## build 3
==> flow/design.v <==
module alu_top (
    input clk,
    input [15:0] a,
    input [15:0] b,
    input [5:0] alufn,
    input fail,
    output reg z,
    output reg v,
    output reg n,
    output reg [15:0] out
  );
  reg [15:0] a_q;
  reg [15:0] b_q;
  reg [5:0] alufn_q;
  reg fail_q;
  wire alu_z;
  wire alu_v;
  wire alu_n;
  wire [15:0] alu_out;
  alu_13 alu (
    .a(a_q),
    .b(b_q),
    .alufn(alufn_q),
    .fail(fail_q),
    .z(alu_z),
    .v(alu_v),
    .n(alu_n),
    .out(alu_out)
  );
  always @(posedge clk) begin
    a_q <= a;
    b_q <= b;
    alufn_q <= alufn;
    fail_q <= fail;
    z <= alu_z;
    v <= alu_v;
    n <= alu_n;
    out <= alu_out;
  end
endmodule

module adder16_15 (
    input [5:0] alufn,
    input [15:0] a,
    input [15:0] b,
    output reg z,
    output reg v,
    output reg n,
    output reg [15:0] addOUT
  );
  reg [15:0] out;
  always @* begin
    out = $signed(a) + $signed(b ^ {5'h10{alufn[0+0-:1]}}) + alufn[0+0-:1];
    addOUT = out;
    z = (~|out);
    v = (a[15+0-:1] & (b[15+0-:1] ^ alufn[0+0-:1]) & ~out[15+0-:1]) | (~a[15+0-:1] & ~(b[15+0-:1] ^ alufn[0+0-:1]) & out[15+0-:1]);
    n = out[15+0-:1];
  end
endmodule
module bool16_16 (
    input [5:0] alufn,
    input [15:0] a,
    input [15:0] b,
    output reg [15:0] boolOUT
  );
  always @* begin
    case (alufn[0+3-:4])
      4'h6: begin
        boolOUT = a ^ b;
      end
      4'h8: begin
        boolOUT = a & b;
      end
      4'ha: begin
        boolOUT = a;
      end
      4'he: begin
        boolOUT = a | b;
      end
      default: begin
        boolOUT = 1'h0;
      end
    endcase
  end
endmodule
module shift16_17 (
    input [5:0] alufn,
    input [15:0] a,
    input [15:0] b,
    output reg [15:0] shiftOUT
  );
  always @* begin
    case (alufn[0+1-:2])
      2'h0: begin
        shiftOUT = a << b;
      end
      2'h1: begin
        shiftOUT = a >> b;
      end
      2'h3: begin
        shiftOUT = $signed(a) >>> $signed(b);
      end
      default: begin
        shiftOUT = a;
      end
    endcase
  end
endmodule
module cmp16_18 (
    input [5:0] alufn,
    input z,
    input v,
    input n,
    output reg [15:0] compOUT
  );
  always @* begin
    case (alufn[1+1-:2])
      2'h1: begin
        compOUT = {15'h0000, z};
      end
      2'h2: begin
        compOUT = {15'h0000, v ^ n};
      end
      2'h3: begin
        compOUT = {15'h0000, z | (v ^ n)};
      end
      default: begin
        compOUT = 1'h0;
      end
    endcase
  end
endmodule
module muldiv16_19 (
    input [5:0] alufn,
    input [15:0] a,
    input [15:0] b,
    output reg z,
    output reg v,
    output reg n,
    output reg [15:0] muldivOUT
  );
  reg [31:0] out;
  always @* begin
    case (alufn[1+1-:2])
      2'h1: begin
        out = $signed(a) * $signed(b);
        z = (~|(out[0+15-:16]));
        if (a != 1'h0 && $signed(out[0+15-:16]) / $signed(a) != $signed(b)) begin
          v = 1'h1;
        end else begin
          v = 1'h0;
        end
        n = a[15+0-:1] ^ b[15+0-:1];
      end
      2'h2: begin
        if (b == 1'h0) begin
          out = 1'h0;
          z = 1'h0;
          v = 1'h0;
          n = 1'h0;
        end else begin
          out = $signed(a) / $signed(b);
          z = (~|(out[0+15-:16]));
          n = a[15+0-:1] ^ b[15+0-:1];
          v = 1'h0;
        end
      end
      2'h3: begin
        if (b == 1'h0) begin
          out = 1'h0;
          z = 1'h0;
          v = 1'h0;
          n = 1'h0;
        end else begin
          out = a - (a / b * b);
          z = (~|(out[0+15-:16]));
          n = out[15+0-:1];
          v = 1'h0;
        end
      end
      default: begin
        out = 1'h0;
        z = 1'h0;
        v = 1'h0;
        n = 1'h0;
      end
    endcase
    muldivOUT = out[0+15-:16];
  end
endmodule
module alu_13 (
    input [15:0] a,
    input [15:0] b,
    input [5:0] alufn,
    input fail,
    output reg z,
    output reg v,
    output reg n,
    output reg [15:0] out
  );
  wire [1-1:0] M_adder16_z;
  wire [1-1:0] M_adder16_v;
  wire [1-1:0] M_adder16_n;
  wire [16-1:0] M_adder16_addOUT;
  reg [6-1:0] M_adder16_alufn;
  reg [16-1:0] M_adder16_a;
  reg [16-1:0] M_adder16_b;
  adder16_15 adder16 (
    .alufn(M_adder16_alufn),
    .a(M_adder16_a),
    .b(M_adder16_b),
    .z(M_adder16_z),
    .v(M_adder16_v),
    .n(M_adder16_n),
    .addOUT(M_adder16_addOUT)
  );
  wire [16-1:0] M_bool16_boolOUT;
  reg [6-1:0] M_bool16_alufn;
  reg [16-1:0] M_bool16_a;
  reg [16-1:0] M_bool16_b;
  bool16_16 bool16 (
    .alufn(M_bool16_alufn),
    .a(M_bool16_a),
    .b(M_bool16_b),
    .boolOUT(M_bool16_boolOUT)
  );
  wire [16-1:0] M_shift16_shiftOUT;
  reg [6-1:0] M_shift16_alufn;
  reg [16-1:0] M_shift16_a;
  reg [16-1:0] M_shift16_b;
  shift16_17 shift16 (
    .alufn(M_shift16_alufn),
    .a(M_shift16_a),
    .b(M_shift16_b),
    .shiftOUT(M_shift16_shiftOUT)
  );
  wire [16-1:0] M_cmp16_compOUT;
  reg [6-1:0] M_cmp16_alufn;
  reg [1-1:0] M_cmp16_z;
  reg [1-1:0] M_cmp16_v;
  reg [1-1:0] M_cmp16_n;
  cmp16_18 cmp16 (
    .alufn(M_cmp16_alufn),
    .z(M_cmp16_z),
    .v(M_cmp16_v),
    .n(M_cmp16_n),
    .compOUT(M_cmp16_compOUT)
  );
  wire [1-1:0] M_muldiv16_z;
  wire [1-1:0] M_muldiv16_v;
  wire [1-1:0] M_muldiv16_n;
  wire [16-1:0] M_muldiv16_muldivOUT;
  reg [6-1:0] M_muldiv16_alufn;
  reg [16-1:0] M_muldiv16_a;
  reg [16-1:0] M_muldiv16_b;
  muldiv16_19 muldiv16 (
    .alufn(M_muldiv16_alufn),
    .a(M_muldiv16_a),
    .b(M_muldiv16_b),
    .z(M_muldiv16_z),
    .v(M_muldiv16_v),
    .n(M_muldiv16_n),
    .muldivOUT(M_muldiv16_muldivOUT)
  );
  reg [15:0] outT;
  always @* begin
    M_adder16_alufn = alufn;
    M_adder16_a = a;
    M_adder16_b = b;
    z = M_adder16_z;
    v = M_adder16_v;
    n = M_adder16_n;
    M_bool16_alufn = alufn;
    M_bool16_a = a;
    M_bool16_b = b;
    M_shift16_alufn = alufn;
    M_shift16_a = a;
    M_shift16_b = b;
    M_cmp16_alufn = alufn;
    M_cmp16_z = M_adder16_z;
    M_cmp16_v = M_adder16_v;
    M_cmp16_n = M_adder16_n;
    M_muldiv16_alufn = alufn;
    M_muldiv16_a = a;
    M_muldiv16_b = b;
    case (alufn[4+1-:2])
      2'h0: begin
        if (alufn[1+1-:2] == 2'h0) begin
          outT = M_adder16_addOUT;
        end else begin
          outT = M_muldiv16_muldivOUT;
          z = M_muldiv16_z;
          v = M_muldiv16_v;
          n = M_muldiv16_n;
        end
      end
      2'h1: begin
        outT = M_bool16_boolOUT;
      end
      2'h2: begin
        outT = M_shift16_shiftOUT;
      end
      2'h3: begin
        outT = M_cmp16_compOUT;
      end
    endcase
    out = outT ^ fail;
  end
endmodule
clock: 80.0 ns
lec_check: 0
abc_area: 1
cap_margin: 20
cell_pad_in_sites_global_placement: 2
core_aspect_ratio: 0.5
core_margin: 2
core_utilization: 65
cts_cluster_diameter: 374
cts_cluster_size: 98
gpl_timing_driven: 0
max_routing_layer: met4
min_routing_layer: met2
slew_margin: 15
tns_end_percent: 25
run.sh (not shown) runs the stock make flow with config.mk's settings and CLKGATE_MAP_FILE=.
Build 3 did not finish; a tool error ended it in global placement without I/O.
Inputs modified between build 3 and build 58:
- a change of CTS_CLUSTER_DIAMETER from 374 to 382
- an added PLACE_DENSITY_LB_ADDON of 0.28
- a deleted TNS_END_PERCENT that had been 25
- a change of CELL_PAD_IN_SITES_GLOBAL_PLACEMENT from 2 to 1
- a deleted GPL_TIMING_DRIVEN that had been 0
- a deleted MAX_ROUTING_LAYER that had been met4
- a deleted ABC_AREA that had been 1
- a change of SLEW_MARGIN from 15 to 5
- a change of CORE_UTILIZATION from 65 to 53
- a change of CTS_CLUSTER_SIZE from 98 to 100
- a deleted MIN_ROUTING_LAYER that had been met2
[summary]
- Build 3: GPL-0301 in global placement without I/O -> run aborted
- Every stage of the flow completed for build 58, and the final layout passed the timing, DRC and antenna checks.
- Going from build 3 to build 58, synthesized area grew by a few percent.
- Mean cell area of the mapped netlist (build 58 / build 3): 1.15
- From build 58 to build 3, number of register bits inferred by synthesis did not move at all.
- Compared with build 3, build 58 shows a higher number of different library cells in the post-synthesis netlist.
- Compare build 3 and build 58 | area share of fa/ha/maj cells after synthesis higher: build 3
- Horizontal extent of the die for build 58 is higher than for build 3.
- In build 58, the post-synthesis mux area share came out 2.7 points above the value in build 3.
- Going from build 3 to build 58, number of flops mapped to enable cells by yosys essentially unchanged, number of core rows increased 9, total die area increased 26%.
Modified inputs, build 96 compared to build 58
- an added ABC_AREA of 1
- an added TNS_END_PERCENT of 25
- an added GPL_TIMING_DRIVEN of 0
- a deleted CTS_CLUSTER_SIZE that had been 100
- a change of CORE_ASPECT_RATIO from 0.5 to 1.91
- a deleted CELL_PAD_IN_SITES_GLOBAL_PLACEMENT that had been 1
- a deleted PLACE_DENSITY_LB_ADDON that had been 0.28
- a change of CORE_UTILIZATION from 53 to 65
- a deleted CTS_CLUSTER_DIAMETER that had been 382
- a change of SLEW_MARGIN from 5 to 20
### Flow results
- Build 96 got as far as global routing, where a tool error ended the run.
- Summary of build 96 over build 58: area after synthesis decreased by 3.1% relative to the old numbers; chip width decreased by 54% relative to the old numbers.
#### Input delta (build 12 over build 96)
- ABC_AREA removed (was 1)
- CORE_UTILIZATION changed from 65 to 40
- TNS_END_PERCENT removed (was 25)
- GPL_TIMING_DRIVEN removed (was 0)
- CORE_ASPECT_RATIO removed (was 1.91)
[summary]
The routability-driven placement congestion ratio in build 12 is 0.916 times that in build 96. Build 12 finished all stages; the layout is clean. Between build 12 and build 96, pre-CTS setup slack is higher for build 12, build 96 comes in under that. Between build 12 and build 96, post-synthesis cell type count is higher for build 12, build 96 comes in under that. Relative to build 96, the fraction of synthesized area in multiplexers of build 12 is higher by 2.7 points.
